job 5918:
// cam_pixel_labeler
module cam_pixel_labeler (
    input  logic        clk,
    input  logic        reset,
    input  logic        href,
    input  logic        vsync,
    input  logic [ 7:0] ov7670_data,
    output logic        we,
    output logic [16:0] wAddr,
    output logic [ 2:0] label_data,
    output logic        camera_dp_en,
    output logic        v_finish_camera,
    output logic [ 9:0] x_pixel_camera,
    output logic [ 9:0] y_pixel_camera
);
Size: roughly 3200 cells after synthesis, about 39 flip-flops, about 55 I/O pins, roughly 24000 um2 of cells after synthesis.
Settings: LEC_CHECK=0, CAP_MARGIN=20, CORE_MARGIN=2, CORE_UTILIZATION=72, CTS_CLUSTER_DIAMETER=198, CTS_CLUSTER_SIZE=41, MAX_ROUTING_LAYER=met4, SLEW_MARGIN=20, TNS_END_PERCENT=40; clock period 99.6 ns.
run.sh (not shown) runs the stock make flow with config.mk's settings and CLKGATE_MAP_FILE=.
Job 5918 did not finish: a tool error stopped it during 5_1_grt.
Relative to job 5918, the following input files were edited for job 3663:
- clearing CTS_CLUSTER_SIZE, which used to be 41
- clearing TNS_END_PERCENT, which used to be 40
- clearing CTS_CLUSTER_DIAMETER, which used to be 198
- swapping 72 for 66 in CORE_UTILIZATION
Findings:
Nothing crashed in job 3663 and all stages finished; the problem is that the final layout failed, the offending checks being negative setup slack. Placed standard-cell area went up slightly going from job 5918 to job 3663. The count of instances resized after the clock tree is built number comes out higher for job 5918 vs job 3663. Comparing the two runs side by side, job 3663 comes out behind job 5918 on die area.
The following lists how job 2475 was set up differently from job 3663:
- MAX_ROUTING_LAYER: met4 -> unset
- CORE_UTILIZATION: 66 -> 40
- the clock period (ns, I/O delays scaled along): 99.6 -> 150.0
### Flow results
In summary, job 2475 completed successfully, with a layout that passed the timing, design-rule and antenna checks. Compared to job 3663, job 2475 has placeable core region 66% higher. Between job 3663 and job 2475, the flow reports die height increasing by more than a quarter. Summary — count of buffers added by post-CTS timing repair for setup, job 2475 relative to job 3663: lower, by 131. Register-to-register slack came out higher on job 2475 than on job 3663. Looking at design area, job 2475 sits 5700 um2 lower than job 3663 does. Cmp job 2475 vs job 3663: layout-stage area growth over the synthesis result lower in job 2475. The overall die width of job 2475 is higher than that of job 3663. Adder and majority cell fraction of the synthesized area: job 2475 vs job 3663 identical.
> inputs changed (job 2475 -> job 3718)
- changing CORE_UTILIZATION from 40 to 46
- changing the clock period (ns, I/O delays scaled along) from 150.0 to 131.0
### Flow results
All of job 2475 and job 3718 finish clean.
Diff job 2475 -> job 3718: count of routing violations after the opening detailed-route iteration went down, area fraction of clock buffers and clock inverters neither gained nor lost much.
[diff] core box area, job 3718 relative to job 2475: improvement
A cell with the biggest individual delay on the critical path of sky130_fd_sc_hd__xor2_1 is what job 3718 shows, while sky130_fd_sc_hd__and3_1 belongs to job 2475.
### job 3718 -> job 3142
- swapping 46 for 50 in CORE_UTILIZATION
- swapping 131.0 for 73.0 in the clock period (ns, I/O delays scaled along)
### Flow results
Comparing job 3718 against job 3142, there is no change at all in share of synthesized area occupied by flip-flops and latches.
~same insertion delay to the later sink of the worst-skew pair in job 3142 and job 3718
| total die size | job 3142 vs job 3718 | about 8% lower |
Looking at the reports, job 3718 completed the entire flow and the layout it produced met the timing, design-rule and antenna checks.
No crash in job 3142: every stage finished, but the layout fails its final checks due to negative setup slack.
Diff job 3718 -> job 3142: count of endpoints failing hold in the final timing report now sits at about the same level; setup slack of the critical path after layout now sits lower; area figure in the yosys stat output now sits at about the same level; global-route usage now sits higher; per-cell via count in the routed design now sits lower.
Overall routed net length grows by more than a quarter when moving from job 3718 to job 3142.
For job 9573, these inputs were changed with respect to job 3142:
- an added CORE_ASPECT_RATIO of 1.2
- an added PLACE_DENSITY_LB_ADDON of 0.0
- a change of CORE_UTILIZATION from 50 to 60
- a change of the clock period (ns, I/O delays scaled along) from 73.0 to 150.0
Results
- Job 9573 completed; timing, DRC and antenna clean
- The layout from job 3142, despite a flow that completed every stage, fails the layout checks, with the failing checks listed as negative setup slack.
- Going from job 3142 to job 9573, total length of routed met3 wires fell by about 50%, placed instance area fell by 31%.
- Job 9573 vs job 3142 — critical path depth dropped by a few percent
- When the final numbers for job 3142 and job 9573 were put side by side, the routed wire length turned out to be greater in job 3142.
- For fill cell instance count of the final layout, dividing the value from job 3142 by the value from job 9573 gives 0.910.
- Looking at final cell count without fillers, job 9573 sits 1578 lower than job 3142 does.
- Lower setup slack of the critical path after layout goes to job 3142 over job 9573.

* * *

Setup of alpha:
Starting RTL as in the previous note.
Settings: LEC_CHECK=0, ABC_AREA=1, CAP_MARGIN=20, CELL_PAD_IN_SITES_GLOBAL_PLACEMENT=3, CORE_ASPECT_RATIO=0.64, CORE_MARGIN=2, CORE_UTILIZATION=40, CTS_CLUSTER_DIAMETER=239, GPL_ROUTABILITY_DRIVEN=0, HOLD_SLACK_MARGIN=0.12, MIN_ROUTING_LAYER=met1, SLEW_MARGIN=20, TNS_END_PERCENT=70; clock period 222.0 ns.
Seen in the log of alpha: GPL-0301 during global placement without I/O, after which the run never completed.
Here is what was changed in the inputs of beta compared with alpha.
==> flow/config.mk <==
export PLATFORM = sky130hd
export DESIGN_NAME = cam_pixel_labeler
export DESIGN_NICKNAME = cam_pixel_labeler
export VERILOG_FILES = /design/flow/design.v
export SDC_FILE = /design/flow/constraint.sdc
export NUM_CORES = 4
export LEC_CHECK = 0
export CAP_MARGIN = 20
export CORE_MARGIN = 2
export CORE_UTILIZATION = 57
export SLEW_MARGIN = 20
==> flow/constraint.sdc <==
create_clock -name core_clock -period 86.2 [get_ports {clk}]
set_input_delay 17.2400 -clock core_clock [delete_from_list [all_inputs] [get_ports {clk}]]
set_output_delay 17.2400 -clock core_clock [all_outputs]
set_load 0.01 [all_outputs]
--- outcome ---
beta: it failed during global routing, and the tool reported GRT-0232.
The distinct cell type count after synthesis in beta sits 99 above the value recorded for alpha.
On beta: synthesized area is about 10% lower than what alpha gave.
beta vs. alpha: width of the chip saw a decrease, post-synth area from yosys stat decreased by 0.0026 mm^2 relative to the old numbers.
What gamma does differently from beta at the input level:
-- flow/config.mk --
<<< beta, line 8
>>> gamma, line 8
export ABC_AREA = 1
<<< beta, line 11
>>> gamma, line 12
export CTS_CLUSTER_DIAMETER = 87
export CTS_CLUSTER_SIZE = 17
Notes after the runs:
gamma was carried through to the last stage, and its layout satisfied the timing, design-rule and antenna checks. gamma vs beta: post-synth area from yosys stat up. Relative to beta, synthesized cell count has increased by 1409 in gamma. Looking only at xor/xnor share of the synthesized area, and setting everything else aside, the higher value of gamma and beta goes to beta. Delta (gamma minus beta): post-CTS resize count now sits lower, netlist area before placement climbed 11%.
Changes in delta relative to gamma:
-- flow/config.mk --
<<< gamma, line 8
export ABC_AREA = 1
>>> delta, line 8
<<< gamma, line 11
export CORE_UTILIZATION = 57
export CTS_CLUSTER_DIAMETER = 87
export CTS_CLUSTER_SIZE = 17
>>> delta, line 10
export CORE_UTILIZATION = 70
export CTS_CLUSTER_SIZE = 41
<<< gamma, line 15
>>> delta, line 13
export TNS_END_PERCENT = 5
==> flow/constraint.sdc <==
create_clock -name core_clock -period 126.0 [get_ports {clk}]
set_input_delay 25.2000 -clock core_clock [delete_from_list [all_inputs] [get_ports {clk}]]
set_output_delay 25.2000 -clock core_clock [all_outputs]
set_load 0.01 [all_outputs]
--- outcome ---
gamma vs delta, startpoint of the most critical setup path: U_OV7670_MemController.pixel_data[8] vs U_OV7670_MemController.pixel_data[10]. In delta, count of nets after finishing is lower than in gamma. The non-clock buffer count number comes out higher for gamma vs delta. Delta(worst hold margin, delta - gamma) > 0. Per the comparison of delta with gamma, routed wire length has decreased.
--- input diff delta..epsilon ---
-- flow/config.mk --
<<< delta, line 10
export CORE_UTILIZATION = 70
export CTS_CLUSTER_SIZE = 41
>>> epsilon, line 10
export CORE_UTILIZATION = 66
<<< delta, line 13
export TNS_END_PERCENT = 5
>>> epsilon, line 12
==> flow/constraint.sdc <==
create_clock -name core_clock -period 106.0 [get_ports {clk}]
set_input_delay 21.2000 -clock core_clock [delete_from_list [all_inputs] [get_ports {clk}]]
set_output_delay 21.2000 -clock core_clock [all_outputs]
set_load 0.01 [all_outputs]
Notes after the runs:
epsilon: flow complete, layout not clean; failing: setup timing. A launching element of the worst setup path of U_OV7670_MemController.pixel_data[10] is what delta shows, while U_OV7670_MemController.pixel_data[9] belongs to epsilon. Comparing well tap count for delta and epsilon, the smaller number came from delta. ~same count of different cell masters after synthesis in delta and epsilon. The worst clock skew was comparable across delta and epsilon. In the flow results for delta and epsilon, the starting utilization of the core area is larger on delta. epsilon vs delta: area growth from synthesis to final layout up.
